==> inputs of maple <==
==> flow/design.v (excerpt) <==
module ahb_lite_fir_filter(
    input clk,
          n_rst,
    input logic hsel,
    input logic [3:0] haddr,
    input logic hsize,
    input logic [1:0] htrans,
    input logic hwrite,
    input logic [15:0] hwdata,
    output logic [15:0] hrdata,
    output logic hresp
);
logic [15:0] fir_out, sample_data, fir_coefficient;
logic [1:0] coefficient_num;
logic processed, err, modwait, data_ready, new_coefficient_set, load_coeff, clear_new_coefficient;
ahb_lite_slave AHB (.clk(clk), 
                    .n_rst(n_rst),
                    .fir_out(fir_out),
                    .modwait(modwait),
                    .err(err),
                    .sample_data(sample_data),
                    .data_ready(data_ready),
                    .fir_coefficient(fir_coefficient),
                    .new_coefficient_set(new_coefficient_set),
                    .coefficient_num(coefficient_num),
                    .clear_new_coefficient(clear_new_coefficient),
                    .hsel(hsel),
                    .htrans(htrans),
                    .haddr(haddr),
                    .hsize(hsize),
                    .hwrite(hwrite),
                    .hwdata(hwdata),
                    .hrdata(hrdata),
                    .hresp(hresp),
                    .processed(processed));
coefficient_loader CFL  (.clk(clk),
                        .n_reset(n_rst),
  ...
==> flow/config.mk <==
export PLATFORM = sky130hd
export DESIGN_NAME = ahb_lite_fir_filter
export DESIGN_NICKNAME = ahb_lite_fir_filter
export VERILOG_FILES = /design/flow/design.v
export SDC_FILE = /design/flow/constraint.sdc
export NUM_CORES = 4
export LEC_CHECK = 0
export CAP_MARGIN = 20
export CELL_PAD_IN_SITES_GLOBAL_PLACEMENT = 0
export CORE_MARGIN = 2
export CORE_UTILIZATION = 70
export CTS_CLUSTER_DIAMETER = 344
export CTS_CLUSTER_SIZE = 15
export GPL_ROUTABILITY_DRIVEN = 1
export GPL_TIMING_DRIVEN = 1
export HOLD_SLACK_MARGIN = -0.09
export MAX_ROUTING_LAYER = met4
export PLACE_DENSITY_LB_ADDON = 0.02
export SETUP_SLACK_MARGIN = -0.55
export SLEW_MARGIN = 35
==> flow/constraint.sdc <==
create_clock -name core_clock -period 7.62 [get_ports {clk}]
set_input_delay 1.5240 -clock core_clock [delete_from_list [all_inputs] [get_ports {clk}]]
set_output_delay 1.5240 -clock core_clock [all_outputs]
set_load 0.01 [all_outputs]
run.sh (not shown) runs the stock make flow with config.mk's settings and CLKGATE_MAP_FILE=.
==> yarrow: changes against maple <==
--- a/flow/config.mk
+++ b/flow/config.mk
@@ -7,2 +7,3 @@
 export LEC_CHECK = 0
+export ABC_AREA = 1
 export CAP_MARGIN = 20
@@ -18,3 +19,3 @@
 export PLACE_DENSITY_LB_ADDON = 0.02
-export SETUP_SLACK_MARGIN = -0.55
+export SETUP_SLACK_MARGIN = 2.07
 export SLEW_MARGIN = 35
==> flow/constraint.sdc (replaced) <==
create_clock -name core_clock -period 7.2 [get_ports {clk}]
set_input_delay 1.4400 -clock core_clock [delete_from_list [all_inputs] [get_ports {clk}]]
set_output_delay 1.4400 -clock core_clock [all_outputs]
set_load 0.01 [all_outputs]
==> harbor: changes against maple <==
==> flow/config.mk (replaced) <==
export PLATFORM = sky130hd
export DESIGN_NAME = ahb_lite_fir_filter
export DESIGN_NICKNAME = ahb_lite_fir_filter
export VERILOG_FILES = /design/flow/design.v
export SDC_FILE = /design/flow/constraint.sdc
export NUM_CORES = 4
export LEC_CHECK = 0
export CAP_MARGIN = 20
export CORE_MARGIN = 2
export CORE_UTILIZATION = 40
export CTS_CLUSTER_DIAMETER = 148
export GPL_ROUTABILITY_DRIVEN = 0
export PLACE_DENSITY_LB_ADDON = 0.26
export SLEW_MARGIN = 20
==> flow/constraint.sdc (replaced) <==
create_clock -name core_clock -period 9.0 [get_ports {clk}]
set_input_delay 1.8000 -clock core_clock [delete_from_list [all_inputs] [get_ports {clk}]]
set_output_delay 1.8000 -clock core_clock [all_outputs]
set_load 0.01 [all_outputs]
==> delta: changes against maple <==
==> flow/config.mk (replaced) <==
export PLATFORM = sky130hd
export DESIGN_NAME = ahb_lite_fir_filter
export DESIGN_NICKNAME = ahb_lite_fir_filter
export VERILOG_FILES = /design/flow/design.v
export SDC_FILE = /design/flow/constraint.sdc
export NUM_CORES = 4
export LEC_CHECK = 0
export ABC_AREA = 1
export CAP_MARGIN = 30
export CELL_PAD_IN_SITES_GLOBAL_PLACEMENT = 1
export CORE_ASPECT_RATIO = 0.96
export CORE_MARGIN = 2
export CORE_UTILIZATION = 63
export CTS_CLUSTER_DIAMETER = 254
export CTS_CLUSTER_SIZE = 74
export GPL_ROUTABILITY_DRIVEN = 0
export GPL_TIMING_DRIVEN = 0
export HOLD_SLACK_MARGIN = 0.05
export MAX_ROUTING_LAYER = met4
export PLACE_DENSITY_LB_ADDON = 0.12
export SETUP_SLACK_MARGIN = 0.49
export SLEW_MARGIN = 15
export TNS_END_PERCENT = 80
==> flow/constraint.sdc (replaced) <==
create_clock -name core_clock -period 9.14 [get_ports {clk}]
set_input_delay 1.8280 -clock core_clock [delete_from_list [all_inputs] [get_ports {clk}]]
set_output_delay 1.8280 -clock core_clock [all_outputs]
set_load 0.01 [all_outputs]
==> changes_impl.md <==
### Implementation results

* Complex Gates by Area at 15.56%
* Num CTS Buffers at 31
* Status: stopped before the end
* Failed at: 5_1_grt
* Error: [ERROR GRT-0232] Routing congestion too high. Check the congestion heatmap in the GUI.
The numbers above come from yarrow.

==> changes_impl.md <==
### Changed

* Complex Gates by Area at roughly 16%
* Routing usage on met3 at 6.315%
* Status: no timing/DRC/antenna violations
* Num CTS Buffers at 47
* Total number of vias at around 28,000
* Clock tree sinks at 420
The numbers above come from harbor.

==> changes_impl.md <==
### Implementation results

* Failed at: 3_1_place_gp_skip_io
* Error: [ERROR FLW-0024] Place density exceeds 1.0 (current PLACE_DENSITY_LB_ADDON =  0.12). Please check if the value of  PLACE_DENSITY_LB_ADDON is between 0 and 0.99.
* Die extent in x at 236.4 um
* Complex Gates by Area at 15.56%
* Status: stopped before the end
* Ys flops at 420
The numbers above come from delta.

==> changes_impl.md <==
### Changed

* Final WS setup at -0.7129 ns
* # setup viols final at roughly 130
* Status: failed layout checks
* Num CTS Buffers at 31
* R2R Path Start: FF.B1.curstate[25]
* Violated checks: setup timing
* Core area at 45,380 um2
The numbers above come from maple.


==> v29 <==
Starting RTL as in the previous note.
Design ahb_lite_fir_filter, start of the top module:
module ahb_lite_fir_filter(
    input clk,
          n_rst,
    input logic hsel,
    input logic [3:0] haddr,
    input logic hsize,
    input logic [1:0] htrans,
    input logic hwrite,
    input logic [15:0] hwdata,
    output logic [15:0] hrdata,
    output logic hresp
);
make LEC_CHECK=0 CAP_MARGIN=20 CORE_MARGIN=2 CORE_UTILIZATION=72 SLEW_MARGIN=20 finish   # period 10.0 ns
==> inputs of v36, as changes to v29 <==
Settings changed: CTS_CLUSTER_DIAMETER set to 356, CTS_CLUSTER_SIZE set to 97, PLACE_DENSITY set to 0.38, SETUP_SLACK_MARGIN set to 1.07.
==> flow/constraint.sdc (replaced) <==
create_clock -name core_clock -period 4.86 [get_ports {clk}]
set_input_delay 0.9720 -clock core_clock [delete_from_list [all_inputs] [get_ports {clk}]]
set_output_delay 0.9720 -clock core_clock [all_outputs]
set_load 0.01 [all_outputs]
==> inputs of v7, as changes to v29 <==
Settings changed: CAP_MARGIN 20 to 15, CELL_PAD_IN_SITES_DETAIL_PLACEMENT set to 0, CELL_PAD_IN_SITES_GLOBAL_PLACEMENT set to 1, CORE_MARGIN 2 to 4, CORE_UTILIZATION 72 to 37, CTS_CLUSTER_SIZE set to 60, GPL_ROUTABILITY_DRIVEN set to 1, GPL_TIMING_DRIVEN set to 1, MAX_ROUTING_LAYER set to met4, PLACE_DENSITY_LB_ADDON set to 0.18, SETUP_SLACK_MARGIN set to 1.45, SLEW_MARGIN 20 to 15.
==> flow/constraint.sdc (replaced) <==
create_clock -name core_clock -period 11.9 [get_ports {clk}]
set_input_delay 2.3800 -clock core_clock [delete_from_list [all_inputs] [get_ports {clk}]]
set_output_delay 2.3800 -clock core_clock [all_outputs]
set_load 0.01 [all_outputs]
==> inputs of v25, as changes to v29 <==
Settings changed: CAP_MARGIN 20 to 15, CELL_PAD_IN_SITES_DETAIL_PLACEMENT set to 0, CELL_PAD_IN_SITES_GLOBAL_PLACEMENT set to 0, CORE_MARGIN 2 to 4, CORE_UTILIZATION 72 to 37, GPL_ROUTABILITY_DRIVEN set to 0, GPL_TIMING_DRIVEN set to 0, MAX_ROUTING_LAYER set to met4, PLACE_DENSITY_LB_ADDON set to 0.18, SETUP_SLACK_MARGIN set to 3.35, SLEW_MARGIN 20 to 35.
==> flow/constraint.sdc (replaced) <==
create_clock -name core_clock -period 11.9 [get_ports {clk}]
set_input_delay 2.3800 -clock core_clock [delete_from_list [all_inputs] [get_ports {clk}]]
set_output_delay 2.3800 -clock core_clock [all_outputs]
set_load 0.01 [all_outputs]
==> comparison table <==
metric                                                                        v29         v25                     v36                 v7
Outcome                                          no timing/DRC/antenna violations  no timing/DRC/antenna violations  stopped before the end  no timing/DRC/antenna violations
Failing step                                                                    -           -          global routing                  -
Mean routed wirelength per cell                                          28.74 um    28.63 um                       -           27.37 um
Buffers outside the clock class                                               162         366                       -                151
Cell Count Post-Placement                                                    4053        4713                    4506               4595
Critical path arrival                                                     9980 ps     6060 ps                       -           10680 ps
Bufs and invs on worst path                                                     7           5                       -                  8
MI comb cells                                                                2590        2590                       -               2590
Power, Total                                                             4.046 mW    3.395 mW                       -           3.426 mW
Flip-flops                                                                    420         420                       -                420
Fraction of area in clock buffers and inverters                            4.584%      3.945%                       -             4.661%
Initial Util                                                               72.88%      37.55%                  72.88%             37.55%
Power share of the combinational group                                       9.4%       10.2%                       -               9.0%
Combinational power                                                        379 uW      348 uW                       -             307 uW
Total iterations of the first detailed-routing run                              9           8                       -                  6
Last element of the critical path                     FF.D1.RF.regs_matrix[13][4]       hresp                       -  FF.B1.curstate[5]
Number of max-cap violations                                                    0           0                       -                  0
Cts bufs inserted                                                              45          46                       8                 50
Routed wire length                                                       118.9 mm    140.2 mm                       -           128.3 mm
Switching power total                                                    1.061 mW    935.1 uW                       -           879.4 uW
Worst path most repeated cell                                                fa_1    clkbuf_1                       -               fa_1
Seq/total area                                                             29.93%      27.59%                       -             29.34%
Final-stage net count                                                        3867        4072                       -               3861
Placed wire-length estimate after detailed placement                     82.21 mm    103.0 mm                91.24 mm           91.74 mm
Final cell utilization of the core                                         79.43%      44.42%                       -             41.76%
Power and IR drop assume default switching activity.
